==> design/flow/run.sh <==
#!/bin/bash
# the make line also repeats each setting of config.mk as NAME=value (left out here)
make -C /OpenROAD-flow-scripts/flow DESIGN_CONFIG=/design/flow/config.mk WORK_HOME=/design/flow/orfs CLKGATE_MAP_FILE= finish
==> design/flow/config.mk <==
export PLATFORM = sky130hd
export DESIGN_NAME = muldiv
export DESIGN_NICKNAME = muldiv
export VERILOG_FILES = /design/flow/design.v
export SDC_FILE = /design/flow/constraint.sdc
export NUM_CORES = 4
export LEC_CHECK = 0
export CAP_MARGIN = 20
export CELL_PAD_IN_SITES_DETAIL_PLACEMENT = 2
export CELL_PAD_IN_SITES_GLOBAL_PLACEMENT = 2
export CORE_ASPECT_RATIO = 1.04
export CORE_MARGIN = 8
export CORE_UTILIZATION = 58
export CTS_CLUSTER_DIAMETER = 359
export CTS_CLUSTER_SIZE = 68
export GPL_ROUTABILITY_DRIVEN = 0
export GPL_TIMING_DRIVEN = 0
export MAX_ROUTING_LAYER = met4
export PLACE_DENSITY = 0.6
export SETUP_SLACK_MARGIN = 1.2
export SLEW_MARGIN = 15
export TNS_END_PERCENT = 85
==> design/flow/constraint.sdc <==
create_clock -name core_clock -period 8.5 [get_ports {clk_i}]
set_input_delay 1.7000 -clock core_clock [delete_from_list [all_inputs] [get_ports {clk_i}]]
set_output_delay 1.7000 -clock core_clock [all_outputs]
set_load 0.01 [all_outputs]
==> design/flow/design.v <==
`timescale 1ns / 1ps 
`timescale 1ns / 1ps
 `timescale 1ns / 1ps 
module muldiv#(parameter XLEN = 32)
(
    input                   clk_i,
    input                   rst_i,
    input  [XLEN-1 : 0]     a_i,
    input  [XLEN-1 : 0]     b_i,
    input                   req_i,
    input  [ 2 : 0]         operation_sel_i,
    output reg [XLEN-1 : 0] muldiv_result_o,
    output reg              ready_o
);
function [XLEN-1 : 0] abs;
    input [XLEN-1 : 0] num;
    abs = num[XLEN-1] ? -num : num;
endfunction
wire operation_mul, operation_mulh, operation_mulhsu, operation_mulhu,
     operation_div, operation_divu, operation_rem, operation_remu;
assign operation_mul = (operation_sel_i == 3'b000);
assign operation_mulh = (operation_sel_i == 3'b001);
assign operation_mulhsu = (operation_sel_i == 3'b010);
assign operation_mulhu = (operation_sel_i == 3'b011);
assign operation_div = (operation_sel_i == 3'b100);
assign operation_divu = (operation_sel_i == 3'b101);
assign operation_rem = (operation_sel_i == 3'b110);
assign operation_remu = (operation_sel_i == 3'b111);
wire is_divider, is_a_zero, is_b_zero,
     is_a_neg, is_b_neg, signed_adjust, mul_overflow;
assign is_divider = operation_sel_i[2];
assign is_a_zero = (a_i == 32'b0);
assign is_b_zero = (b_i == 32'b0);
assign is_a_neg  = a_i[31] & (operation_mulh | operation_mulhsu | operation_div | operation_rem);
assign is_b_neg  = b_i[31] & (operation_mulh | operation_div | operation_rem);
assign signed_adjust = is_a_neg ^ is_b_neg;
assign mul_overflow   = (is_a_neg & (a_i[30: 0] == 31'b0));
wire [XLEN-1 : 0] op_a, op_b;
assign op_a = ( | is_a_neg)? abs(a_i) : a_i;
assign op_b = ( | is_b_neg)? abs(b_i) : b_i;
wire              is_calc_done;
reg  [XLEN-1 : 0] reg32;
reg  [XLEN*2 : 0] result;        
reg  [ 5 : 0]     cnt;
reg  [XLEN-1 : 0]   op_a_r, op_b_r;
reg  [XLEN*2-1 : 0] fast_result, mul0, mul1;
reg  [ 1 : 0]       fast_mul_counter;
assign is_calc_done = !(operation_mul | operation_mulh | operation_mulhsu |
                        operation_mulhu)? ~|cnt : & fast_mul_counter;
wire [XLEN-1 : 0] mull, mulh, quotient, remainder;
assign mull = result[31 : 0];
assign mulh = result[63 : 32];
assign quotient = result[31 : 0];
assign remainder = result[64 : 33];
localparam S_IDLE        = 3'b000,
           S_CALC        = 3'b001,
           S_SIGN_ADJUST = 3'b010,
           S_DONE        = 3'b011,
           S_STALL       = 3'b100;
reg [2 : 0] S, S_nxt;
always @(posedge clk_i)
begin
    if (rst_i)
        S <= S_IDLE;
    else
        S <= S_nxt;
end
always @(*)
begin
    case (S)
        S_IDLE:
            S_nxt = (req_i)? (is_a_zero | is_b_zero)? S_DONE : S_CALC : S_IDLE;
        S_CALC:
            S_nxt = (is_calc_done)? S_SIGN_ADJUST : S_CALC;
        S_SIGN_ADJUST:
            S_nxt = S_DONE;
        S_DONE:
            S_nxt = S_IDLE;
        default:
            S_nxt = S_IDLE;
    endcase
end
wire mul_add = result[0];
wire div_sub = (result[63: 32] >= reg32);
wire [32 : 0] adder_opa, adder_opb;
assign adder_opa = is_divider ? -reg32 : reg32;
assign adder_opb = result[63: 32];
wire [32 : 0] adder_tmp = adder_opa + adder_opb;
wire [64 : 0] result_tmp = {adder_tmp, result[31: 0]};
always @(posedge clk_i)
begin
    if (rst_i || ((S == S_IDLE) & req_i)) begin
        fast_result <= 32'b0;
        fast_mul_counter <= 2'b0; 
    end
    else begin
        op_a_r <= op_a;
        op_b_r <= op_b;
        mul0 <= op_a_r * op_b_r;
        mul1 <= mul0;
        fast_result <= mul1;
        fast_mul_counter <= (& fast_mul_counter)? fast_mul_counter : fast_mul_counter + 1;
    end
end
always @(posedge clk_i)
begin
    if ( (S == S_IDLE) & req_i)
    begin
        if (is_divider)
        begin                        
            if (is_b_zero)
            begin                    
                result[64: 33] <= a_i;
                result[32]  <= 1'b0;
                result[31: 0] <= {32{1'b1}};
            end
            else
            begin
                cnt <= 'd32;
                reg32 <= op_b;
                result <= {1'b0, 32'b0, op_a};   
            end
        end
        else
        begin                        
            if (is_a_zero | is_b_zero)
            begin
                result <= 65'b0;
            end
            else
            begin
                cnt <= 'd31;
                reg32 <= op_a;
                result <= {1'b0, 32'b0, op_b};   
            end
        end
    end
    else if (S == S_CALC)
    begin
        cnt <= cnt - 'd1;
        if (is_divider)
        begin
            result <= (div_sub)? {result_tmp[63 : 0], 1'b1} : {result[63 : 0], 1'b0};
        end
        else
        begin
            result <= (mul_add)? {1'b0, result_tmp[64 : 1]} : {1'b0, result[64 : 1]};
        end
    end
    else if (S == S_SIGN_ADJUST)
    begin
        if (is_divider)
        begin
            result[64: 33] <= (is_a_neg)? -remainder : remainder;
            result[31: 0] <= (signed_adjust)? -quotient : quotient;
        end
        else
        begin
            result <= (operation_mulh | operation_mulhu)? (signed_adjust)? -fast_result : fast_result
                    : (operation_mulhsu)? (is_a_neg)? -fast_result : fast_result : fast_result;
        end
    end
end
always @(posedge clk_i)
begin
    if (S == S_DONE || S == S_STALL)
        ready_o <= 1;
    else
        ready_o <= 0;
end
always @(posedge clk_i)
begin
    if (S == S_DONE)
        muldiv_result_o <= ( {32{operation_mul}} & mull)
                      | ( {32{operation_mulh | operation_mulhsu | operation_mulhu}} & mulh)
                      | ( {32{operation_div | operation_divu}} & quotient)
                      | ( {32{operation_rem | operation_remu}} & remainder)
                      ;
    else
        muldiv_result_o <= muldiv_result_o;
end
endmodule
==> run_results.csv, run 1 <==
group,metric,value,unit
outcome,status,"did not finish",
outcome,stop_stage,"3_5_place_dp",
outcome,tool.error,"Error: detail_place.tcl, 38 bad optional access",
yosys,fp_nets,7309,
floorplan,die_area,107000,um^2
yosys,synth_cell_types,81,
yosys,syn_inst,6006,
yosys,async_flop_share,0,
yosys,netlist_top_cells_area,"fa_1, edfxtp_1, ha_1, and2_1, inv_1",
yosys,yosysTopAreaCellShare,0.319,
yosys,synthAdderAreaFrac,0.393,
yosys,mux_area_frac,0.0204,
yosys,postSynthAreaPerCell,9.38,um^2
yosys,ys_sh_simple,0.166,
yosys,top_cell,"inv_1",
yosys,synth_seq_share,0.199,
placed_design,portBuffers,100,
yosys,ys_sh_aoi,0.0873,
floorplan,std_cell_rows,116,
yosys,yosys_cells,6006,
yosys,yosys_area,56400,um^2
floorplan,die_width,322,um
yosys,ys_top_logic_family,"adder cells",
floorplan,core_area,96200,um^2
floorplan,num_io_pins,103,
yosys,enable_flop_cells,326,
yosys,synth_area,56400,um^2
yosys,synth-main-ff-cell,"edfxtp_1",
yosys,synth_flops,398,
yosys,ys_sh_xor,0.0452,
floorplan,die_h,334,um
yosys,top_area_cell,"fa_1",
yosys,common_cells,"inv_1, fa_1, nand2_1",
yosys,ys_warn_count,1,
floorplan,fp-utilization,0.586,
-- through the flow --
step | hold slack (ps) | setup WS (ps)
floorplan | 400 | 882
global placement | 401 | -883
==> run 2: changes to the inputs <==
- CELL_PAD_IN_SITES_DETAIL_PLACEMENT: 2 -> not set
- CELL_PAD_IN_SITES_GLOBAL_PLACEMENT: 2 -> not set
- CORE_ASPECT_RATIO: 1.04 -> not set
- CORE_MARGIN: 8 -> 2
- CORE_UTILIZATION: 58 -> 70
- CTS_CLUSTER_DIAMETER: 359 -> not set
- CTS_CLUSTER_SIZE: 68 -> 36
- GPL_ROUTABILITY_DRIVEN: 0 -> not set
- GPL_TIMING_DRIVEN: 0 -> not set
- MAX_ROUTING_LAYER: met4 -> not set
- SETUP_SLACK_MARGIN: 1.2 -> not set
- SLEW_MARGIN: 15 -> 20
- TNS_END_PERCENT: 85 -> not set
- clock period: 8.5 -> 6.9 ns (I/O delays scaled with it)
==> run 2 against run 1 <==
Now fails the layout checks on negative setup slack. Area after synthesis did not move. Die area fell by 23%. Synthesized cell count did not move.
==> run_results.csv, run 2 <==
group,metric,value,unit
worst_hold_path,min_path_type,"reg -> reg",
yosys,fp_nets,7309,
worst_hold_path,whs_endpoint,"mul1[21]$_DFFE_PN_",
final_timing,fin_crit,7710,ps
placed_design,portBuffers,102,
yosys,yosysTopAreaCellShare,0.319,
clock_tree,cts.sinks,398,
setup_path,worstSetupPathType,"reg -> reg",
placed_design,detailed_place_hpwl,136000,um
global_route,antenna_found_initial,6,
final_timing,drv_slew,0,
setup_path,cp_num_buf_inv,4,
clock_tree,hold_buffers,0,
placed_design,gp_congestion,1.02,
clock_tree,cts_buffers,42,
floorplan,core_area,80200,um^2
yosys,ys_warn_count,1,
clock_tree,path_clk_slew,60,ps
yosys,synth_seq_share,0.199,
finish,finalNetCount,7584,
floorplan,die_width,288,um
yosys,synth_cell_types,81,
finish,utilization,0.803,
worst_hold_path,min_from,"mul0[21]$_DFFE_PN_",
final_timing,hold_viol,0,
finish,final.fill_count,5028,
yosys,common_cells,"inv_1, fa_1, nand2_1",
setup_path,slowest_delay,620,ps
setup_path,r2r-end,"mul0[63]$_DFFE_PN_",
setup_path,cp-start-kind,"flop",
setup_path,cp.depth,24,
flow_run,max-cap-violations,0,
yosys,mux_area_frac,0.0204,
setup_path,crit_path_cell_trace,"buf_6, buf_12, and2_4, fa_1, inv_2, fa_1, inv_2, fa_1, fa_2, fa_2, fa_2, fa_1, fa_1, ha_4, nand4_1, nor4_2, a22oi_2, o2111a_1, o21a_1, o21ai_4, a311o_1, a31oi_2, o21ai_2, xnor2_1",
yosys,yosys_cells,6006,
finish,post-route-cell-area,64400,um^2
routing,ant_nets,0,
global_route,grt_max_degree,161,
flow_run,warnings,39,
setup_path,reg2reg_from,"op_a_r[14]$_DFFE_PN_",
yosys,netlist_top_cells_area,"fa_1, edfxtp_1, ha_1, and2_1, inv_1",
final_timing,worst_clock_skew,55.0,ps
yosys,ys_sh_xor,0.0452,
yosys,ys_sh_aoi,0.0873,
yosys,synth-main-ff-cell,"edfxtp_1",
yosys,synth_area,56400,um^2
setup_path,cpMostUsedCell,"fa_1",
setup_path,r2r_slack,-810,ps
yosys,synth_flops,398,
floorplan,num_io_pins,103,
global_route,grt_usage,0.424,
routing,viasPerCell,6.21,
clock_tree,root_buffer,"clkbuf_16",
clock_tree,cts_tree,"yes",
setup_path,arrival,8010,ps
clock_tree,clock_latency,600,ps
clock_tree,htreeDepth,2,
yosys,ys_sh_simple,0.166,
yosys,syn_inst,6006,
finish,area_growth,14.3,%
final_timing,max_freq,130,MHz
final_timing,fin_setup_tns,-17670,ps
worst_hold_path,min_path_cells,0,
yosys,async_flop_share,0,
global_route,grt_overflow,0,
routing,drt_wl_total,174000,um
final_timing,worstMarginPinSlew,1050,ps
routing,wire_per_inst,23.6,um
routing,first_pass_iters,7,
yosys,top_area_cell,"fa_1",
yosys,yosys_area,56400,um^2
global_route,grt_pass1_wl,266000,um
outcome,so.violations,"negative setup slack",
clock_tree,clockBufferDepth,3,
floorplan,die_area,82800,um^2
final_timing,fin_crit_sh,1.12,
final_timing,rsz0062_at_grt,"yes",
final_timing,finalSetupViolations,39,
routing,drt_iter0_drc,5296,
setup_path,rr_worst_depth,24,
routing,drc_errors,0,
outcome,status,"finished with violations",
setup_path,worst_ep_required_time,7210,ps
yosys,top_cell,"inv_1",
yosys,postSynthAreaPerCell,9.38,um^2
final_timing,holdWs,383,ps
setup_path,critPathCapture,"mul0[63]$_DFFE_PN_",
yosys,enable_flop_cells,326,
yosys,ys_top_logic_family,"adder cells",
setup_path,startpoint,"op_a_r[14]$_DFFE_PN_",
setup_path,cpMaxStageDelayCell,"fa_2",
setup_path,crit_fanout,9,
routing,route.vias.total,45800,
setup_path,path_delay_family,"adder cells",
placed_design,dpl_cell_area,61600,um^2
yosys,synthAdderAreaFrac,0.393,
setup_path,critPathCaptureType,"flop",
floorplan,std_cell_rows,104,
final_timing,fin_ws,-806,ps
global_route,grt_pass1_vias,46200,
floorplan,die_h,288,um
floorplan,fp-utilization,0.703,
final_timing,maxSlewHeadroom,0.294,
[run 2: per-layer routing]
metal / wire, um / track usage / vias to the layer above
li1: - / - / 19600
met1: 61700 / 0.547 / 22600
met2: 80400 / 0.668 / 2783
met3: 17800 / 0.0736 / 757
met4: 14300 / 0.272 / 6
met5: 35 / 0 / -
[run 2: stage by stage]
stage               setup WS, ps  std cells
detailed placement          -895       7237
global placement            -827       7237
global route                -984       7374
floorplan                   -167       6006
CTS                         -663       7353
finish                      -806       7378
[run 2: area by class of cell]
cell class / instances / area, um^2 / area share
inverter: 964 / 3620 / 0.0562
sequential: 398 / 11200 / 0.174
antenna: 5 / 12.5 / 0.000194
clock inverter: 18 / 215 / 0.00334
clock buffer: 58 / 1200 / 0.0187
multi-input combinational: 4278 / 41000 / 0.637
timing repair buffer: 597 / 5750 / 0.0892
tap: 1060 / 1330 / 0.0206
[run 2: repair_timing]
action | 4_1_cts | 5_1_grt
pin swaps | 88 | 41
resized | 131 | 81
cloned | 2 | 1
endpoints found under the setup margin | 39 | 44
setup buffers | 38 | 20
==> run 3: changes to the inputs <==
- CAP_MARGIN: 20 -> 5
- CORE_UTILIZATION: 70 -> 72
- CTS_CLUSTER_SIZE: 36 -> not set
- SETUP_SLACK_MARGIN: not set -> 1.07
- SLEW_MARGIN: 20 -> 30
- clock period: 6.9 -> 6.94 ns (I/O delays scaled with it)
==> run 3 against run 2 <==
The layout still fails its checks (negative setup slack). Register-to-register slack improved by 40 ps. Setup slack improved by 39 ps. Routed wire length grew 7.0%. Highest routed layer unchanged.
==> run_results.csv, run 3 <==
group,metric,value,unit
outcome,status,"finished with violations",
outcome,so.violations,"negative setup slack",
routing,ant_nets,0,
yosys,synth-main-ff-cell,"edfxtp_1",
worst_hold_path,min_path_cells,0,
yosys,postSynthAreaPerCell,9.38,um^2
final_timing,holdWs,403,ps
setup_path,worst_ep_required_time,7260,ps
setup_path,rr_worst_depth,26,
yosys,top_area_cell,"fa_1",
yosys,synth_flops,398,
floorplan,die_width,284,um
clock_tree,htreeDepth,2,
setup_path,r2r-end,"mul0[58]$_DFFE_PN_",
routing,viasPerCell,6.44,
clock_tree,hold_buffers,0,
floorplan,fp-utilization,0.728,
yosys,netlist_top_cells_area,"fa_1, edfxtp_1, ha_1, and2_1, inv_1",
finish,area_growth,15.1,%
final_timing,fin_crit_sh,1.11,
placed_design,dp_cells,7212,
routing,first_pass_iters,7,
setup_path,cp_num_buf_inv,6,
clock_tree,cts_tree,"yes",
flow_run,max-cap-violations,0,
clock_tree,path_clk_slew,70,ps
setup_path,cp.depth,26,
placed_design,detailed_place_hpwl,138000,um
placed_design,gp_congestion,1.04,
setup_path,critPathCaptureType,"flop",
final_timing,max_freq,130,MHz
setup_path,crit_fanout,16,
global_route,grt_overflow,0,
routing,route.vias.total,47400,
yosys,async_flop_share,0,
yosys,enable_flop_cells,326,
routing,drc_errors,0,
floorplan,num_io_pins,103,
flow_run,warnings,39,
floorplan,std_cell_rows,102,
yosys,synth_area,56400,um^2
yosys,top_cell,"inv_1",
routing,drt_wl_total,186000,um
clock_tree,clockBufferDepth,3,
yosys,yosys_area,56400,um^2
routing,wire_per_inst,25.3,um
finish,post-route-cell-area,64900,um^2
floorplan,core_area,77500,um^2
setup_path,cpMaxStageDelayCell,"fa_1",
global_route,grt_pass1_wl,279000,um
final_timing,fin_crit,7710,ps
yosys,synth_cell_types,81,
clock_tree,cts.sinks,398,
floorplan,die_h,284,um
yosys,ys_warn_count,1,
floorplan,die_area,80500,um^2
final_timing,hold_viol,0,
yosys,ys_sh_xor,0.0452,
yosys,common_cells,"inv_1, fa_1, nand2_1",
yosys,yosys_cells,6006,
global_route,antenna_found_initial,3,
global_route,grt_max_degree,165,
setup_path,startpoint,"op_b_r[8]$_DFFE_PN_",
final_timing,fin_setup_tns,-20150,ps
worst_hold_path,min_from,"mul0[14]$_DFFE_PN_",
yosys,synthAdderAreaFrac,0.393,
yosys,ys_top_logic_family,"adder cells",
setup_path,path_delay_family,"adder cells",
yosys,mux_area_frac,0.0204,
clock_tree,cts_buffers,45,
final_timing,maxSlewHeadroom,0.229,
global_route,grt_usage,0.455,
clock_tree,clock_latency,610,ps
yosys,ys_sh_simple,0.166,
final_timing,worst_clock_skew,44.3,ps
setup_path,r2r_slack,-770,ps
final_timing,worstMarginPinSlew,1150,ps
finish,layoutNonFillerInstCount,7359,
finish,utilization,0.837,
routing,drt_iter0_drc,6041,
final_timing,finalSetupViolations,37,
setup_path,cp-start-kind,"flop",
setup_path,reg2reg_from,"op_b_r[8]$_DFFE_PN_",
yosys,syn_inst,6006,
yosys,fp_nets,7309,
global_route,grt_pass1_vias,49200,
placed_design,dpl_cell_area,61800,um^2
setup_path,slowest_delay,660,ps
placed_design,portBuffers,102,
yosys,synth_seq_share,0.199,
yosys,ys_sh_aoi,0.0873,
finish,finalNetCount,7583,
setup_path,worstSetupPathType,"reg -> reg",
yosys,yosysTopAreaCellShare,0.319,
final_timing,fin_ws,-767,ps
setup_path,critPathCapture,"mul0[58]$_DFFE_PN_",
final_timing,drv_slew,0,
clock_tree,root_buffer,"clkbuf_16",
setup_path,cpMostUsedCell,"fa_1",
worst_hold_path,whs_endpoint,"mul1[14]$_DFFE_PN_",
worst_hold_path,min_path_type,"reg -> reg",
final_timing,rsz0062_at_grt,"yes",
setup_path,arrival,8020,ps
-- run 3: timing repair --
item | CTS | global route
gates resized | 107 | 118
endpoints found under the setup margin | 53 | 55
buffers inserted | 34 | 23
gates cloned | 2 | 1
pin swaps | 67 | 70
-- run 3: per-stage QoR --
step                      worst slack (ps)
final                                 -767
after global routing                  -882
after floorplan                       -157
after global placement                -570
after CTS                             -530
after detailed placement              -770
-- run 3: metal layers --
metal,global-route usage,wire length (um),share of wire,up-vias
li1,-,-,-,19600
met2,0.719,85400,0.46,3462
met5,0,10,0.000054,-
met1,0.557,61900,0.33,23200
met3,0.0988,21100,0.11,1103
met4,0.330,18100,0.097,2
-- run 3: layout make-up --
class / instances / area, um^2
diodes: 3 / 7.51
clock buffers: 64 / 1310
clock inverters: 19 / 134
fillers: 4266 / 12600
inverters: 964 / 3620
multi-input cells: 4278 / 41400
flip-flops and latches: 398 / 11200
well taps: 1040 / 1300
repair buffers: 593 / 5840
==> run 4: changes to the inputs <==
- ABC_AREA: not set -> 1
- CAP_MARGIN: 5 -> 20
- CTS_CLUSTER_DIAMETER: not set -> 396
- CTS_CLUSTER_SIZE: not set -> 98
- SETUP_SLACK_MARGIN: 1.07 -> not set
- SLEW_MARGIN: 30 -> 20
- TNS_END_PERCENT: not set -> 5
- clock period: 6.94 -> 6.12 ns (I/O delays scaled with it)
==> run 4 against run 3 <==
The flow now stops in 5_1_grt. Synthesized cell count grew 35%. Area after synthesis rose by 7.5%. Die area increased by 7.4%.
==> run_results.csv, run 4 <==
group,metric,value,unit
yosys,synth-main-ff-cell,"edfxtp_1",
yosys,ys_sh_xor,0.0239,
yosys,common_cells,"nand2_1, inv_1, fa_1",
yosys,yosysTopAreaCellShare,0.296,
floorplan,fp-utilization,0.726,
floorplan,num_io_pins,103,
yosys,synth_cell_types,55,
placed_design,place_ws,-1020,ps
yosys,netlist_top_cells_area,"fa_1, edfxtp_1, nand2_1, inv_1, ha_1",
yosys,ys_sh_simple,0.219,
clock_tree,cts_buffers,8,
yosys,ys_warn_count,1,
outcome,status,"did not finish",
placed_design,portBuffers,102,
clock_tree,clockBufferDepth,3,
yosys,top_cell,"nand2_1",
yosys,top_area_cell,"fa_1",
yosys,ys_top_logic_family,"adder cells",
floorplan,die_width,294,um
floorplan,die_area,86500,um^2
clock_tree,htreeDepth,1,
placed_design,gp_congestion,1.12,
clock_tree,root_buffer,"clkbuf_16",
global_route,grt_usage,0.699,
global_route,grt_overflow,247,
yosys,async_flop_share,0,
outcome,stop_stage,"5_1_grt",
floorplan,core_area,83400,um^2
yosys,enable_flop_cells,326,
yosys,synthAdderAreaFrac,0.366,
floorplan,std_cell_rows,106,
floorplan,die_h,294,um
yosys,ys_sh_aoi,0.0587,
clock_tree,cts.sinks,398,
yosys,yosys_area,60600,um^2
yosys,fp_nets,9386,
placed_design,detailed_place_hpwl,191000,um
outcome,tool.error,"[ERROR GRT-0116] Global routing finished with congestion. Check the congestion regions in the DRC Viewer.",
yosys,synth_area,60600,um^2
yosys,mux_area_frac,0,
yosys,postSynthAreaPerCell,7.50,um^2
yosys,yosys_cells,8083,
yosys,synth_flops,398,
yosys,syn_inst,8083,
yosys,synth_seq_share,0.185,
-- run 4: routing by layer --
metal  GRT usage  overflow
met1       0.707         1
met2       0.908       143
met3       0.463         2
met4       0.739       101
met5       0.142         0
-- run 4: what timing repair did --
action	4_1_cts
gates resized	148
buffers inserted	18
pin swaps	37
hold endpoints to repair	0
gates cloned	1
hold buffers	0
setup endpoints to repair	54
-- run 4: stage by stage --
step                area (um^2)  instances  hold slack, ps  setup TNS (ps)
floorplan                 60600       8083             400          -10110
global placement          66000       9438             400          -30270
detailed placement        66000       9438             405          -40210
CTS                       67100       9469             258          -40620
==> run 5: changes to the inputs <==
- ABC_AREA: 1 -> not set
- CTS_CLUSTER_DIAMETER: 396 -> not set
- CTS_CLUSTER_SIZE: 98 -> 49
- PLACE_DENSITY: 0.6 -> not set
- PLACE_DENSITY_LB_ADDON: not set -> 0.0
- SETUP_SLACK_MARGIN: not set -> 1.8
- TNS_END_PERCENT: 5 -> not set
- clock period: 6.12 -> 6.15 ns (I/O delays scaled with it)
==> run 5 against run 4 <==
The layout now fails its checks (negative setup slack). Synthesized cell count shrank 26%. Area after synthesis shrank 7.0%. Die area shrank 6.9%.
==> run_results.csv, run 5 <==
group,metric,value,unit
outcome,status,"finished with violations",
outcome,so.violations,"negative setup slack",
setup_path,cp.depth,30,
yosys,yosys_cells,6006,
worst_hold_path,min_path_cells,0,
final_timing,rsz0062_at_grt,"yes",
setup_path,reg2reg_from,"op_b_r[9]$_DFFE_PN_",
yosys,ys_top_logic_family,"adder cells",
yosys,synth_seq_share,0.199,
finish,utilization,0.850,
setup_path,cp-start-kind,"flop",
final_timing,worst_clock_skew,52.1,ps
setup_path,r2r-end,"mul0[48]$_DFFE_PN_",
setup_path,arrival,8410,ps
routing,drt_iter0_drc,6398,
global_route,antenna_found_initial,12,
floorplan,core_area,77500,um^2
placed_design,portBuffers,102,
global_route,grt_pass1_vias,49300,
placed_design,detailed_place_hpwl,141000,um
yosys,synth_area,56400,um^2
yosys,ys_sh_simple,0.166,
routing,viasPerCell,6.50,
yosys,mux_area_frac,0.0204,
global_route,grt_max_degree,97,
setup_path,cp_num_buf_inv,10,
global_route,met3_usage,0.0886,
routing,wire_per_inst,26.1,um
yosys,top_cell,"inv_1",
final_timing,fin_setup_tns,-73650,ps
yosys,ys_warn_count,1,
setup_path,worst_ep_required_time,6500,ps
floorplan,die_area,80500,um^2
setup_path,path_delay_family,"adder cells",
final_timing,drv_slew,0,
yosys,synth_cell_types,81,
yosys,synth-main-ff-cell,"edfxtp_1",
routing,drt_wl_total,194000,um
global_route,grt_pass1_wl,280000,um
finish,area_growth,16.8,%
yosys,ys_sh_aoi,0.0873,
final_timing,holdWs,402,ps
routing,ant_nets,0,
yosys,ys_sh_xor,0.0452,
flow_run,warnings,32,
clock_tree,cts_buffers,42,
yosys,yosys_area,56400,um^2
final_timing,worstMarginPinSlew,1250,ps
finish,finalNetCount,7645,
flow_run,max-cap-violations,0,
setup_path,cpMaxStageDelayCell,"fa_1",
setup_path,cpMostUsedCell,"fa_1",
final_timing,fin_crit,8060,ps
setup_path,critPathCaptureType,"flop",
finish,logic_area,41900,um^2
routing,drc_errors,0,
clock_tree,cts.sinks,398,
clock_tree,root_buffer,"clkbuf_16",
finish,final.fill_count,4080,
finish,layoutNonFillerInstCount,7427,
clock_tree,clock_latency,620,ps
yosys,common_cells,"inv_1, fa_1, nand2_1",
floorplan,die_width,284,um
clock_tree,clockBufferDepth,3,
yosys,async_flop_share,0,
final_timing,fin_ws,-1910,ps
clock_tree,path_clk_slew,70,ps
placed_design,dp_cells,7250,
setup_path,worstSetupPathType,"reg -> reg",
yosys,top_area_cell,"fa_1",
setup_path,startpoint,"op_b_r[9]$_DFFE_PN_",
yosys,syn_inst,6006,
setup_path,crit_fanout,25,
final_timing,hold_viol,0,
worst_hold_path,min_from,"mul0[27]$_DFFE_PN_",
worst_hold_path,min_path_type,"reg -> reg",
yosys,yosysTopAreaCellShare,0.319,
yosys,postSynthAreaPerCell,9.38,um^2
routing,route.vias.total,48300,
yosys,synthAdderAreaFrac,0.393,
yosys,fp_nets,7309,
finish,regArea,11200,um^2
floorplan,std_cell_rows,102,
setup_path,rr_worst_depth,30,
placed_design,gp_congestion,1.04,
global_route,grt_overflow,0,
final_timing,fin_crit_sh,1.31,
setup_path,slowest_delay,740,ps
routing,first_pass_iters,7,
floorplan,num_io_pins,103,
setup_path,r2r_slack,-1910,ps
clock_tree,cts_tree,"yes",
final_timing,max_freq,124,MHz
clock_tree,htreeDepth,2,
floorplan,fp-utilization,0.728,
global_route,top_usage_layer,"met2",
global_route,grt_usage,0.457,
yosys,enable_flop_cells,326,
final_timing,maxSlewHeadroom,0.162,
yosys,synth_flops,398,
floorplan,die_h,284,um
global_route,grtUsageMet1,0.562,
setup_path,critPathCapture,"mul0[48]$_DFFE_PN_",
yosys,netlist_top_cells_area,"fa_1, edfxtp_1, ha_1, and2_1, inv_1",
global_route,met2_usage,0.721,
final_timing,finalSetupViolations,52,
worst_hold_path,whs_endpoint,"mul1[27]$_DFFE_PN_",
-- run 5: area by class of cell --
cell class,instances,area share
Multi-Input combinational cell,4279,0.636
Clock inverter,30,0.00601
Sequential cell,398,0.171
Antenna cell,11,0.000418
Timing Repair Buffer,657,0.0949
Inverter,964,0.0550
Tap cell,1040,0.0198
Clock buffer,48,0.0168
-- run 5: per-layer routing --
metal  part of all wire  vias to the layer above
li1                   -                    19800
met5           0.000062                        -
met4               0.10                        2
met1               0.33                    23400
met3               0.12                     1211
met2               0.45                     3906
-- run 5: per-stage QoR --
stage                     instance area (um^2)  setup slack (ps)
after floorplan                          57000              -936
after global placement                   61900             -1340
after detailed placement                 61900             -1550
after CTS                                64300             -1250
after global routing                     65800             -2020
final                                    65800             -1910
-- run 5: repair_timing --
| item | in CTS | in global routing |
|---|---|---|
| hold buffers | 0 | 0 |
| setup buffers | 21 | 61 |
| setup endpoints to repair | 153 | 159 |
| resized | 157 | 162 |
| pin swaps | 101 | 87 |
| cloned | 0 | 6 |
==> run 6: changes to the inputs <==
- CELL_PAD_IN_SITES_DETAIL_PLACEMENT: not set -> 1
- CORE_MARGIN: 2 -> 8
- CORE_UTILIZATION: 72 -> 61
- CTS_CLUSTER_SIZE: 49 -> 96
- GPL_ROUTABILITY_DRIVEN: not set -> 1
- HOLD_SLACK_MARGIN: not set -> 0.06
- PLACE_DENSITY_LB_ADDON: 0.0 -> not set
- SETUP_SLACK_MARGIN: 1.8 -> 3.07
- clock period: 6.15 -> 10.8 ns (I/O delays scaled with it)
==> run 6 against run 5 <==
The run now finishes clean. Critical path depth decreased by 3. Hold slack improved by 10 ps. Register-to-register slack improved by 4000 ps. Cell count decreased by 1.7%. Critical endpoint is now mul0[63]$_DFFE_PN_.
==> run_results.csv, run 6 <==
group,metric,value,unit
outcome,status,"complete, no violations",
routing,first_pass_iters,8,
yosys,mux_area_frac,0.0204,
yosys,synth_flops,398,
clock_tree,cts_buffers,44,
final_timing,maxSlewHeadroom,0.134,
setup_path,cpMostUsedCell,"fa_1",
finish,area_growth,11.6,%
yosys,ys_sh_simple,0.166,
clock_tree,clockBufferDepth,3,
yosys,common_cells,"inv_1, fa_1, nand2_1",
yosys,synth-main-ff-cell,"edfxtp_1",
placed_design,dpl_cell_area,58300,um^2
yosys,postSynthAreaPerCell,9.38,um^2
setup_path,startpoint,"op_a_r[20]$_DFFE_PN_",
floorplan,die_area,102000,um^2
final_timing,hold_viol,0,
setup_path,cp.depth,27,
yosys,enable_flop_cells,326,
setup_path,r2r-end,"mul0[63]$_DFFE_PN_",
yosys,ys_top_logic_family,"adder cells",
setup_path,path_delay_family,"adder cells",
routing,dr.max_layer_used,"met5",
clock_tree,clock_latency,620,ps
floorplan,std_cell_rows,111,
placed_design,gp_congestion,0.988,
setup_path,worst_ep_required_time,11160,ps
yosys,netlist_top_cells_area,"fa_1, edfxtp_1, ha_1, and2_1, inv_1",
placed_design,detailed_place_hpwl,156000,um
final_timing,max_freq,115,MHz
clock_tree,path_clk_slew,70,ps
yosys,synth_area,56400,um^2
setup_path,critPathCaptureType,"flop",
yosys,yosys_cells,6006,
final_timing,fin_setup_tns,0,ps
routing,met3WireLength,35800,um
yosys,fp_nets,7309,
yosys,ys_sh_aoi,0.0873,
yosys,yosysTopAreaCellShare,0.319,
worst_hold_path,min_path_type,"reg -> reg",
clock_tree,root_buffer,"clkbuf_16",
setup_path,cp-start-kind,"flop",
yosys,synthAdderAreaFrac,0.393,
yosys,top_cell,"inv_1",
global_route,grt_pass1_wl,340000,um
worst_hold_path,min_from,"mul0[48]$_DFFE_PN_",
yosys,yosys_area,56400,um^2
setup_path,critPathCapture,"mul0[63]$_DFFE_PN_",
flow_run,max-cap-violations,0,
routing,route.vias.total,51700,
setup_path,rr_worst_depth,27,
yosys,synth_cell_types,81,
final_timing,rsz0062_at_grt,"yes",
yosys,top_area_cell,"fa_1",
global_route,antenna_found_initial,23,
floorplan,fp-utilization,0.615,
setup_path,worstSetupPathType,"reg -> reg",
setup_path,cp_num_buf_inv,7,
clock_tree,cts_tree,"yes",
flow_run,warnings,39,
yosys,syn_inst,6006,
floorplan,num_io_pins,103,
routing,viasPerCell,7.08,
placed_design,portBuffers,102,
floorplan,die_h,320,um
final_timing,worst_clock_skew,30.0,ps
global_route,grt_usage,0.441,
clock_tree,htreeDepth,2,
finish,post-route-cell-area,62900,um^2
worst_hold_path,min_path_cells,0,
global_route,grt_max_degree,156,
floorplan,core_area,91700,um^2
clock_tree,cts.sinks,398,
floorplan,die_width,320,um
routing,ant_nets,0,
routing,wire_per_inst,35.3,um
routing,route.met2.wl,113000,um
yosys,ys_sh_xor,0.0452,
setup_path,arrival,9050,ps
final_timing,fin_crit_sh,0.804,
routing,drc_errors,0,
final_timing,fin_crit,8690,ps
setup_path,crit_fanout,18,
yosys,ys_warn_count,1,
final_timing,finalSetupViolations,0,
worst_hold_path,whs_endpoint,"mul1[48]$_DFFE_PN_",
routing,drt_wl_total,258000,um
yosys,synth_seq_share,0.199,
routing,drt_iter0_drc,7541,
setup_path,reg2reg_from,"op_a_r[20]$_DFFE_PN_",
global_route,grt_pass1_vias,54200,
setup_path,slowest_delay,580,ps
final_timing,worstMarginPinSlew,1290,ps
finish,finalNetCount,7367,
final_timing,drv_slew,0,
routing,m1WireLength,80700,um
yosys,async_flop_share,0,
setup_path,r2r_slack,2110,ps
global_route,grt_overflow,0,
setup_path,cpMaxStageDelayCell,"fa_1",
[run 6: stage by stage]
stage | setup WS, ps | hold slack [ps] | std cells | util
floorplan | 3180 | 400 | 6006 | -
global placement | 2140 | 401 | 7028 | 0.636
detailed placement | 1880 | 406 | 7029 | 0.636
CTS | 3060 | 407 | 7234 | 0.674
global route | 2170 | 418 | 7286 | 0.686
finish | 2110 | 413 | 7302 | 0.686
[run 6: layer usage]
metal | up-vias | GRT usage
li1 | 19200 | -
met1 | 25400 | 0.509
met2 | 5076 | 0.702
met3 | 2053 | 0.117
met4 | 12 | 0.338
met5 | - | 0
[run 6: cell type report]
class / count / area (um^2)
clock inverter: 19 / 221
timing repair buffer: 378 / 3960
multi-input combinational: 4278 / 41100
tap: 1186 / 1480
sequential: 398 / 11200
fill: 9888 / 28800
clock buffer: 62 / 1240
inverter: 964 / 3620
antenna: 17 / 42.5
[run 6: timing repair]
action,CTS,global route
gates resized,185,163
cloned,3,3
pin swaps,54,111
hold buffers,0,0
endpoints found under the setup margin,36,34
setup buffers,121,48
==> run 7: changes to the inputs <==
- CAP_MARGIN: 20 -> 5
- CELL_PAD_IN_SITES_DETAIL_PLACEMENT: 1 -> not set
- CORE_MARGIN: 8 -> 2
- CORE_UTILIZATION: 61 -> 72
- CTS_CLUSTER_SIZE: 96 -> 90
- GPL_ROUTABILITY_DRIVEN: 1 -> not set
- HOLD_SLACK_MARGIN: 0.06 -> 0.29
- PLACE_DENSITY: not set -> 0.6
- SETUP_SLACK_MARGIN: 3.07 -> 1.07
- TNS_END_PERCENT: not set -> 5
- clock period: 10.8 -> 6.94 ns (I/O delays scaled with it)
==> run 7 against run 6 <==
The layout now fails its checks (negative setup slack). Non-clock buffer count up 186. Global-route usage fell by 1.2 points. Cell area is 1.6% higher.
==> run_results.csv, run 7 <==
group,metric,value,unit
yosys,yosys_area,56400,um^2
floorplan,die_h,284,um
yosys,ys_sh_simple,0.166,
global_route,grt_max_degree,152,
setup_path,worstSetupPathType,"reg -> reg",
outcome,so.violations,"negative setup slack",
routing,ant_nets,0,
yosys,synth_area,56400,um^2
floorplan,std_cell_rows,102,
setup_path,cp-start-kind,"flop",
finish,finalNetCount,7552,
yosys,ys_warn_count,1,
outcome,status,"finished with violations",
final_timing,rsz0062_at_grt,"yes",
setup_path,reg2reg_from,"op_b_r[3]$_DFFE_PN_",
clock_tree,clock_latency,610,ps
setup_path,rr_worst_depth,27,
worst_hold_path,whs_endpoint,"mul1[44]$_DFFE_PN_",
yosys,ys_top_logic_family,"adder cells",
setup_path,arrival,8090,ps
setup_path,worst_ep_required_time,7290,ps
final_timing,worstMarginPinSlew,1180,ps
routing,drt_iter0_drc,5150,
global_route,antenna_found_initial,8,
final_timing,worst_clock_skew,40.7,ps
yosys,synthAdderAreaFrac,0.393,
floorplan,die_area,80500,um^2
final_timing,fin_crit,7740,ps
setup_path,r2r-end,"mul0[63]$_DFFE_PN_",
final_timing,holdWs,415,ps
finish,final.fill_count,4654,
global_route,grt_usage,0.429,
setup_path,cpMostUsedCell,"fa_1",
clock_tree,htreeDepth,2,
setup_path,cp.depth,27,
setup_path,crit_fanout,5,
setup_path,slowest_delay,540,ps
yosys,common_cells,"inv_1, fa_1, nand2_1",
placed_design,gp_congestion,1.04,
final_timing,finalSetupViolations,41,
final_timing,max_freq,129,MHz
floorplan,core_area,77500,um^2
worst_hold_path,min_path_cells,0,
global_route,grt_pass1_vias,47000,
global_route,grt_pass1_wl,266000,um
yosys,top_cell,"inv_1",
routing,drc_errors,0,
floorplan,die_width,284,um
routing,wire_per_inst,23.8,um
setup_path,cpMaxStageDelayCell,"fa_1",
final_timing,fin_ws,-804,ps
routing,first_pass_iters,6,
finish,post-route-cell-area,63900,um^2
finish,regArea,11200,um^2
clock_tree,root_buffer,"clkbuf_16",
clock_tree,path_clk_slew,70,ps
clock_tree,cts_tree,"yes",
placed_design,dpl_cell_area,61000,um^2
routing,route.vias.total,46100,
yosys,yosysTopAreaCellShare,0.319,
global_route,grt_overflow,0,
yosys,enable_flop_cells,326,
setup_path,path_delay_family,"adder cells",
placed_design,portBuffers,102,
setup_path,cp_num_buf_inv,7,
yosys,ys_sh_xor,0.0452,
yosys,syn_inst,6006,
yosys,synth_cell_types,81,
yosys,netlist_top_cells_area,"fa_1, edfxtp_1, ha_1, and2_1, inv_1",
floorplan,num_io_pins,103,
yosys,yosys_cells,6006,
setup_path,startpoint,"op_b_r[3]$_DFFE_PN_",
finish,area_growth,13.4,%
clock_tree,clockBufferDepth,3,
yosys,top_area_cell,"fa_1",
yosys,ys_sh_aoi,0.0873,
yosys,synth-main-ff-cell,"edfxtp_1",
finish,logic_area,41000,um^2
clock_tree,cts_buffers,43,
yosys,synth_flops,398,
worst_hold_path,min_from,"mul0[44]$_DFFE_PN_",
final_timing,drv_slew,0,
routing,drt_wl_total,174000,um
routing,viasPerCell,6.29,
clock_tree,cts.sinks,398,
final_timing,hold_viol,0,
clock_tree,hold_buffers,0,
flow_run,warnings,39,
placed_design,dp_cells,7187,
finish,layoutNonFillerInstCount,7326,
worst_hold_path,min_path_type,"reg -> reg",
setup_path,critPathCapture,"mul0[63]$_DFFE_PN_",
yosys,synth_seq_share,0.199,
yosys,fp_nets,7309,
setup_path,critPathCaptureType,"flop",
yosys,mux_area_frac,0.0204,
flow_run,max-cap-violations,0,
final_timing,maxSlewHeadroom,0.204,
placed_design,detailed_place_hpwl,133000,um
final_timing,fin_crit_sh,1.12,
yosys,async_flop_share,0,
yosys,postSynthAreaPerCell,9.38,um^2
floorplan,fp-utilization,0.728,
setup_path,r2r_slack,-800,ps
## run 7: per-stage QoR
stage / utilization / setup WS, ps / TNS [ps]
floorplan: - / -678 / -5460
global placement: 0.787 / -922 / -19480
detailed placement: 0.787 / -1080 / -23560
CTS: 0.817 / -632 / -13410
global route: 0.825 / -1020 / -27240
finish: 0.825 / -804 / -19840
## run 7: timing repair
item                                   in CTS  in global routing
setup endpoints to repair                  54                 57
cloned                                      2                  4
pin swaps                                  82                 86
gates resized                             127                101
endpoints found under the hold margin       0                  0
setup buffers                              33                 18
## run 7: layout make-up
type | instances | area share
multi-input cells | 4278 | 0.641
well taps | 1040 | 0.0204
flip-flops and latches | 398 | 0.176
clock buffers | 50 | 0.0177
inverters | 964 | 0.0566
repair buffers | 564 | 0.0837
diodes | 3 | 0.000117
clock inverters | 29 | 0.00505
## run 7: routing by layer
layer  global-route usage  vias to the layer above  routed length [um]  part of all wire
met5                    0                        -                  11          0.000063
met4                0.261                        2               13800             0.079
met3               0.0920                      812               19400              0.11
met2                0.677                     2964               79800              0.46
met1                0.548                    22800               61000              0.35
li1                     -                    19600                   -                 -
==> run 8: changes to the inputs <==
- CAP_MARGIN: 5 -> 20
- CORE_ASPECT_RATIO: not set -> 1.68
- CORE_UTILIZATION: 72 -> 16
- CTS_CLUSTER_SIZE: 90 -> not set
- GPL_TIMING_DRIVEN: not set -> 1
- HOLD_SLACK_MARGIN: 0.29 -> not set
- PLACE_DENSITY: 0.6 -> not set
- PLACE_DENSITY_LB_ADDON: not set -> 0.06
- SETUP_SLACK_MARGIN: 1.07 -> 0.47
- TNS_END_PERCENT: 5 -> not set
- clock period: 6.94 -> 14.7 ns (I/O delays scaled with it)
==> run 8 against run 7 <==
Now clean on timing, DRC and antenna. Flip-flop count did not move. Cell area is 1.5% higher. Hold slack lost 14 ps. Setup slack improved by 6400 ps. Largest cell class unchanged. Highest routed layer unchanged. Routed wire length increased by 65%. Non-clock buffer count shrank 310. Clock skew up 54 ps. Core utilization fell by 64 points. Synthesized cell count stayed put.
==> run_results.csv, run 8 <==
group,metric,value,unit
floorplan,die_area,357000,um^2
yosys,ys_top_logic_family,"adder cells",
yosys,ys_sh_simple,0.166,
final_timing,fin_crit_sh,0.618,
worst_hold_path,min_from,"mul0[11]$_DFFE_PN_",
yosys,yosys_area,56400,um^2
final_timing,finalSetupViolations,0,
clock_tree,htreeDepth,2,
setup_path,worstSetupPathType,"reg -> reg",
routing,met3WireLength,4770,um
setup_path,cp_num_buf_inv,7,
final_timing,fin_ws,5620,ps
global_route,grt_usage,0.160,
clock_tree,hold_buffers,0,
clock_tree,clockBufferDepth,3,
finish,finalNetCount,7247,
final_timing,fin_crit,9080,ps
yosys,ys_warn_count,1,
clock_tree,cts_setup_buffers,0,
global_route,grt_pass1_wl,398000,um
floorplan,fp-utilization,0.161,
routing,first_pass_iters,5,
yosys,synth_seq_share,0.199,
outcome,status,"complete, no violations",
setup_path,critPathCapture,"mul0[45]$_DFFE_PN_",
finish,area_growth,15.1,%
yosys,top_cell,"inv_1",
clock_tree,root_buffer,"clkbuf_16",
setup_path,cp-start-kind,"flop",
global_route,grt_overflow,0,
global_route,antenna_found_initial,32,
yosys,synth-main-ff-cell,"edfxtp_1",
routing,ant_nets,0,
routing,drc_errors,0,
yosys,postSynthAreaPerCell,9.38,um^2
yosys,synthAdderAreaFrac,0.393,
yosys,synth_area,56400,um^2
final_timing,rsz0062_at_grt,"no",
setup_path,worst_ep_required_time,15140,ps
clock_tree,cts.sinks,398,
yosys,netlist_top_cells_area,"fa_1, edfxtp_1, ha_1, and2_1, inv_1",
worst_hold_path,min_path_type,"reg -> reg",
setup_path,crit_fanout,32,
setup_path,cpMostUsedCell,"fa_1",
routing,route.met2.wl,173000,um
flow_run,warnings,34,
yosys,fp_nets,7309,
clock_tree,post_cts_resized,0,
setup_path,rr_worst_depth,26,
final_timing,drv_slew,0,
final_timing,holdWs,401,ps
placed_design,portBuffers,102,
final_timing,hold_viol,0,
global_route,grt_max_degree,169,
placed_design,gp_congestion,0.814,
setup_path,cp.depth,26,
final_timing,worst_clock_skew,94.9,ps
setup_path,cpMaxStageDelayCell,"a2111oi_0",
yosys,ys_sh_xor,0.0452,
global_route,grt_pass1_vias,48300,
setup_path,slowest_delay,720,ps
floorplan,core_area,351000,um^2
routing,drt_iter0_drc,2153,
routing,m1WireLength,98500,um
yosys,top_area_cell,"fa_1",
yosys,enable_flop_cells,326,
yosys,ys_sh_aoi,0.0873,
yosys,synth_cell_types,81,
floorplan,die_h,773,um
setup_path,r2r_slack,5620,ps
yosys,syn_inst,6006,
final_timing,worstMarginPinSlew,1210,ps
setup_path,critPathCaptureType,"flop",
finish,regArea,11200,um^2
floorplan,die_width,462,um
yosys,mux_area_frac,0.0204,
setup_path,reg2reg_from,"op_a_r[11]$_DFFE_PN_",
clock_tree,path_clk_slew,70,ps
finish,utilization,0.185,
yosys,yosysTopAreaCellShare,0.319,
final_timing,max_freq,110,MHz
setup_path,path_delay_family,"adder cells",
setup_path,startpoint,"op_a_r[11]$_DFFE_PN_",
yosys,async_flop_share,0,
routing,route.vias.total,42500,
final_timing,fin_setup_tns,0,ps
floorplan,num_io_pins,103,
worst_hold_path,whs_endpoint,"mul1[11]$_DFFE_PN_",
flow_run,max-cap-violations,0,
placed_design,place_ws,5480,ps
yosys,synth_flops,398,
routing,wire_per_inst,26.8,um
routing,viasPerCell,3.97,
setup_path,arrival,9520,ps
routing,drt_wl_total,287000,um
finish,final.fill_count,39200,
routing,dr.max_layer_used,"met5",
floorplan,std_cell_rows,282,
clock_tree,cts_tree,"yes",
clock_tree,clock_latency,720,ps
final_timing,maxSlewHeadroom,0.190,
yosys,common_cells,"inv_1, fa_1, nand2_1",
setup_path,r2r-end,"mul0[45]$_DFFE_PN_",
finish,logic_area,40200,um^2
yosys,yosys_cells,6006,
placed_design,detailed_place_hpwl,226000,um
clock_tree,cts_buffers,48,
worst_hold_path,min_path_cells,0,
[run 8: through the flow]
stage	area, um^2	cells
detailed placement	63100	10600
CTS	64800	10700
global route	64800	10700
global placement	63100	10600
finish	64900	10700
floorplan	56400	6006
[run 8: metal layers]
layer / GRT usage / vias to the layer above
met3: 0.00632 / 221
met5: 0 / -
li1: - / 19000
met2: 0.341 / 710
met1: 0.159 / 22600
met4: 0.0517 / 4
[run 8: layout make-up]
type                       count  area share
antenna                       45     0.00174
clock buffer                  58      0.0204
clock inverter                32     0.00463
inverter                     964      0.0558
multi-input combinational   4278       0.620
sequential                   398       0.173
tap                         4686      0.0904
timing repair buffer         254      0.0335
==> run 9: changes to the inputs <==
- CELL_PAD_IN_SITES_DETAIL_PLACEMENT: not set -> 1
- CORE_ASPECT_RATIO: 1.68 -> not set
- CORE_UTILIZATION: 16 -> 40
- GPL_ROUTABILITY_DRIVEN: not set -> 1
- GPL_TIMING_DRIVEN: 1 -> not set
- HOLD_SLACK_MARGIN: not set -> 0.06
- PLACE_DENSITY_LB_ADDON: 0.06 -> not set
- SETUP_SLACK_MARGIN: 0.47 -> 3.07
- clock period: 14.7 -> 10.8 ns (I/O delays scaled with it)
==> run 9 against run 8 <==
Core utilization up 27 points. Hold slack gained 16 ps. Cell count shrank 26%. Count of clock-buffer cells in the layout increased by 5. Synthesized cell count is the same. Setup slack got worse by 2600 ps. Non-clock buffer count rose by 85. Routed wire length shrank 30%. Largest cell class unchanged.
==> run_results.csv, run 9 <==
group,metric,value,unit
outcome,status,"complete, no violations",
routing,drc_errors,0,
finish,post-route-cell-area,63100,um^2
clock_tree,path_clk_slew,70,ps
setup_path,cpMaxStageDelayCell,"fa_2",
worst_hold_path,min_from,"mul0[23]$_DFFE_PN_",
setup_path,critPathCapture,"mul0[63]$_DFFE_PN_",
setup_path,path_delay_family,"adder cells",
placed_design,detailed_place_hpwl,148000,um
yosys,yosys_cells,6006,
final_timing,maxSlewHeadroom,0.242,
floorplan,core_area,140000,um^2
yosys,synth_seq_share,0.199,
yosys,synth-main-ff-cell,"edfxtp_1",
yosys,postSynthAreaPerCell,9.38,um^2
finish,layoutNonFillerInstCount,7945,
yosys,ys_top_logic_family,"adder cells",
final_timing,hold_viol,0,
yosys,netlist_top_cells_area,"fa_1, edfxtp_1, ha_1, and2_1, inv_1",
floorplan,std_cell_rows,137,
final_timing,max_freq,128,MHz
placed_design,gp_congestion,0.958,
yosys,synth_flops,398,
yosys,yosys_area,56400,um^2
final_timing,fin_setup_tns,0,ps
placed_design,portBuffers,102,
setup_path,slowest_delay,580,ps
clock_tree,htreeDepth,2,
final_timing,worstMarginPinSlew,1130,ps
floorplan,num_io_pins,103,
global_route,grt_usage,0.273,
setup_path,cp.depth,27,
setup_path,cp_num_buf_inv,7,
setup_path,cpMostUsedCell,"fa_1",
yosys,ys_warn_count,1,
clock_tree,clock_latency,610,ps
yosys,fp_nets,7309,
setup_path,reg2reg_from,"op_b_r[6]$_DFFE_PN_",
flow_run,max-cap-violations,0,
yosys,synth_area,56400,um^2
global_route,grt_max_degree,172,
floorplan,die_h,379,um
clock_tree,cts_buffers,46,
clock_tree,root_buffer,"clkbuf_16",
setup_path,rr_worst_depth,27,
routing,drt_wl_total,201000,um
worst_hold_path,whs_endpoint,"mul1[23]$_DFFE_PN_",
worst_hold_path,min_path_cells,0,
final_timing,rsz0062_at_grt,"yes",
routing,first_pass_iters,5,
yosys,async_flop_share,0,
placed_design,place_ws,1940,ps
yosys,mux_area_frac,0.0204,
yosys,ys_sh_xor,0.0452,
final_timing,drv_slew,0,
clock_tree,hold_buffers,0,
clock_tree,cts.sinks,398,
global_route,grt_overflow,0,
setup_path,r2r-end,"mul0[63]$_DFFE_PN_",
yosys,enable_flop_cells,326,
routing,drt_iter0_drc,3739,
worst_hold_path,min_path_type,"reg -> reg",
routing,wire_per_inst,25.3,um
setup_path,worstSetupPathType,"reg -> reg",
yosys,yosysTopAreaCellShare,0.319,
clock_tree,cts_tree,"yes",
routing,route.vias.total,44900,
clock_tree,clockBufferDepth,3,
floorplan,fp-utilization,0.403,
finish,area_growth,12.0,%
routing,viasPerCell,5.65,
setup_path,crit_fanout,7,
final_timing,worst_clock_skew,34.3,ps
yosys,ys_sh_aoi,0.0873,
global_route,antenna_found_initial,13,
placed_design,dpl_cell_area,59100,um^2
final_timing,fin_crit,7800,ps
floorplan,die_width,379,um
yosys,ys_sh_simple,0.166,
final_timing,fin_crit_sh,0.723,
setup_path,critPathCaptureType,"flop",
setup_path,startpoint,"op_b_r[6]$_DFFE_PN_",
yosys,top_area_cell,"fa_1",
yosys,common_cells,"inv_1, fa_1, nand2_1",
placed_design,dp_cells,7709,
finish,finalNetCount,7330,
setup_path,worst_ep_required_time,11130,ps
final_timing,finalSetupViolations,0,
yosys,syn_inst,6006,
setup_path,r2r_slack,3000,ps
setup_path,arrival,8140,ps
yosys,top_cell,"inv_1",
finish,utilization,0.452,
final_timing,fin_ws,3000,ps
routing,ant_nets,0,
global_route,grt_pass1_vias,48600,
floorplan,die_area,144000,um^2
flow_run,warnings,32,
yosys,synth_cell_types,81,
setup_path,cp-start-kind,"flop",
yosys,synthAdderAreaFrac,0.393,
global_route,grt_pass1_wl,297000,um
run 9: cell type report:
class / instances / area [um^2]
timing repair buffer: 339 / 3520
inverter: 964 / 3620
tap: 1876 / 2350
antenna: 5 / 12.5
multi-input combinational: 4278 / 40900
clock inverter: 22 / 244
clock buffer: 63 / 1230
fill: 15700 / 76600
sequential: 398 / 11200
run 9: what timing repair did:
action | 4_1_cts | 5_1_grt
setup endpoints to repair | 37 | 29
cloned | 0 | 8
resized | 100 | 174
setup buffers | 86 | 51
pin swaps | 33 | 95
hold endpoints to repair | 0 | 0
run 9: routing by layer:
| metal | vias to the layer above | GRT usage | wire length, um |
|---|---|---|---|
| li1 | 19100 | - | - |
| met1 | 23300 | 0.344 | 77600 |
| met2 | 1870 | 0.456 | 96500 |
| met3 | 516 | 0.0390 | 15000 |
| met4 | 8 | 0.140 | 12000 |
| met5 | - | 0 | 54 |
run 9: stage by stage:
step,hold slack [ps]
floorplan,400
global placement,401
detailed placement,405
CTS,418
global route,420
finish,417
==> run 10: changes to the inputs <==
- CAP_MARGIN: 20 -> 0
- CELL_PAD_IN_SITES_DETAIL_PLACEMENT: 1 -> not set
- CELL_PAD_IN_SITES_GLOBAL_PLACEMENT: not set -> 1
- CORE_ASPECT_RATIO: not set -> 0.57
- CORE_UTILIZATION: 40 -> 67
- CTS_CLUSTER_SIZE: not set -> 46
- GPL_ROUTABILITY_DRIVEN: 1 -> not set
- GPL_TIMING_DRIVEN: not set -> 0
- HOLD_SLACK_MARGIN: 0.06 -> not set
- PLACE_DENSITY_LB_ADDON: not set -> 0.11
- SETUP_SLACK_MARGIN: 3.07 -> 1.27
- clock period: 10.8 -> 6.3 ns (I/O delays scaled with it)
==> run 10 against run 9 <==
The layout now fails its checks (max-capacitance violations, max-slew violations, negative setup slack). Via count rose by 16%. Highest routed layer unchanged. Core utilization rose by 33 points. Hold slack got worse by 4.2 ps. Global-route usage rose by 27 points. Area after synthesis did not move. Synthesized cell count did not move. Non-clock buffer count rose by 369. Count of clock-buffer cells in the layout fell by 27. Die area fell by 40%.
==> run_results.csv, run 10 <==
group,metric,value,unit
final_timing,fin_crit,8050,ps
yosys,yosys_area,56400,um^2
final_timing,fin_ws,-1750,ps
global_route,met2_usage,0.630,
yosys,postSynthAreaPerCell,9.38,um^2
floorplan,std_cell_rows,80,
worst_hold_path,min_path_cells,0,
setup_path,rr_worst_depth,24,
yosys,ys_warn_count,1,
routing,drt_iter0_drc,11500,
yosys,top_area_cell,"fa_1",
setup_path,reg2reg_from,"op_a_r[18]$_DFFE_PN_",
yosys,syn_inst,6006,
setup_path,crit_path_cell_trace,"clkbuf_16, buf_8, and2_4, fa_1, inv_2, fa_1, fa_2, fa_1, inv_1, fa_1, fa_1, fa_2, fa_1, ha_1, clkbuf_8, nand4_1, or4_1, a21o_1, and2_4, o21ai_4, a311o_1, a31oi_2, buf_4, xnor2_2",
yosys,yosys_cells,6006,
final_timing,maxSlewHeadroom,-0.00886,
placed_design,portBuffers,100,
final_timing,worstMarginPinSlew,1510,ps
final_timing,worst_clock_skew,39.9,ps
yosys,synth_area,56400,um^2
yosys,ys_top_logic_family,"adder cells",
finish,area_growth,15.6,%
routing,drc_errors,0,
placed_design,place_ws,-2490,ps
floorplan,die_width,388,um
global_route,grt_usage,0.542,
yosys,async_flop_share,0,
placed_design,detailed_place_hpwl,186000,um
yosys,ys_sh_simple,0.166,
final_timing,hold_viol,0,
setup_path,cp-start-kind,"flop",
clock_tree,clock_latency,670,ps
floorplan,num_io_pins,103,
setup_path,startpoint,"op_a_r[18]$_DFFE_PN_",
yosys,ys_sh_aoi,0.0873,
yosys,yosysTopAreaCellShare,0.319,
yosys,synth_seq_share,0.199,
setup_path,cpMostUsedCell,"fa_1",
outcome,so.violations,"max-capacitance violations, max-slew violations, negative setup slack",
setup_path,r2r-end,"mul0[59]$_DFFE_PN_",
worst_hold_path,min_path_type,"reg -> reg",
yosys,common_cells,"inv_1, fa_1, nand2_1",
setup_path,critPathCapture,"mul0[59]$_DFFE_PN_",
clock_tree,htreeDepth,1,
clock_tree,path_clk_slew,80,ps
setup_path,cp_num_buf_inv,6,
setup_path,arrival,8460,ps
setup_path,path_delay_family,"adder cells",
yosys,mux_area_frac,0.0204,
floorplan,die_h,223,um
routing,drt_wl_total,238000,um
global_route,grt_overflow,0,
clock_tree,cts.sinks,398,
worst_hold_path,whs_endpoint,"mul1[52]$_DFFE_PN_",
clock_tree,cts_buffers,30,
final_timing,fin_crit_sh,1.28,
routing,ant_nets,0,
final_timing,finalSetupViolations,52,
final_timing,fin_setup_tns,-66250,ps
setup_path,cp.depth,24,
finish,finalNetCount,7683,
routing,viasPerCell,6.91,
routing,route.vias.total,52100,
floorplan,core_area,83500,um^2
clock_tree,root_buffer,"clkbuf_16",
flow_run,warnings,39,
routing,wire_per_inst,31.6,um
yosys,synthAdderAreaFrac,0.393,
routing,first_pass_iters,20,
yosys,synth_flops,398,
global_route,met3_usage,0.418,
setup_path,crit_fanout,5,
outcome,status,"finished with violations",
placed_design,gp_congestion,1.35,
worst_hold_path,min_from,"mul0[52]$_DFFE_PN_",
clock_tree,clockBufferDepth,3,
setup_path,cpMaxStageDelayCell,"fa_2",
yosys,ys_sh_xor,0.0452,
setup_path,r2r_slack,-1750,ps
floorplan,fp-utilization,0.675,
final_timing,drv_slew,11,
global_route,grt_pass1_vias,49000,
yosys,fp_nets,7309,
yosys,top_cell,"inv_1",
setup_path,slowest_delay,620,ps
final_timing,rsz0062_at_grt,"yes",
floorplan,die_area,86500,um^2
yosys,enable_flop_cells,326,
yosys,synth_cell_types,81,
global_route,top_usage_layer,"met1",
final_timing,max_freq,124,MHz
global_route,grtUsageMet1,0.734,
setup_path,worst_ep_required_time,6710,ps
setup_path,critPathCaptureType,"flop",
yosys,netlist_top_cells_area,"fa_1, edfxtp_1, ha_1, and2_1, inv_1",
setup_path,worstSetupPathType,"reg -> reg",
global_route,grt_max_degree,103,
global_route,grt_pass1_wl,335000,um
yosys,synth-main-ff-cell,"edfxtp_1",
flow_run,max-cap-violations,1,
clock_tree,cts_tree,"yes",
global_route,antenna_found_initial,25,
[run 10: timing repair]
item                       in CTS  in global routing
cloned                          1                  0
gates resized                 575                168
hold buffers                    0                  0
setup endpoints to repair     170                128
buffers inserted              193                 41
pin swaps                     131                103
[run 10: final cells by class]
type / count / area [um^2]
Antenna cell: 23 / 57.6
Clock buffer: 36 / 815
Multi-Input combinational cell: 4278 / 41700
Clock inverter: 20 / 229
Timing Repair Buffer: 342 / 3210
Sequential cell: 398 / 11200
Buffer: 366 / 2880
Fill cell: 5579 / 18300
Tap cell: 1107 / 1390
Inverter: 964 / 3620
[run 10: metrics by stage]
step / util / cell area [um^2] / hold slack, ps / std cells
finish: 0.780 / 65100 / 412 / 7534
global route: 0.780 / 65100 / 430 / 7514
CTS: 0.768 / 64200 / 415 / 7469
detailed placement: 0.712 / 59500 / 405 / 7219
global placement: 0.710 / 59300 / 402 / 7213
floorplan: - / 56900 / 400 / 6006
[run 10: layer usage]
layer  vias up  routed length, um
li1      19900                  -
met1     25000              84700
met2      5772              80200
met3      1377              56200
met4        73              15000
met5         -               1840
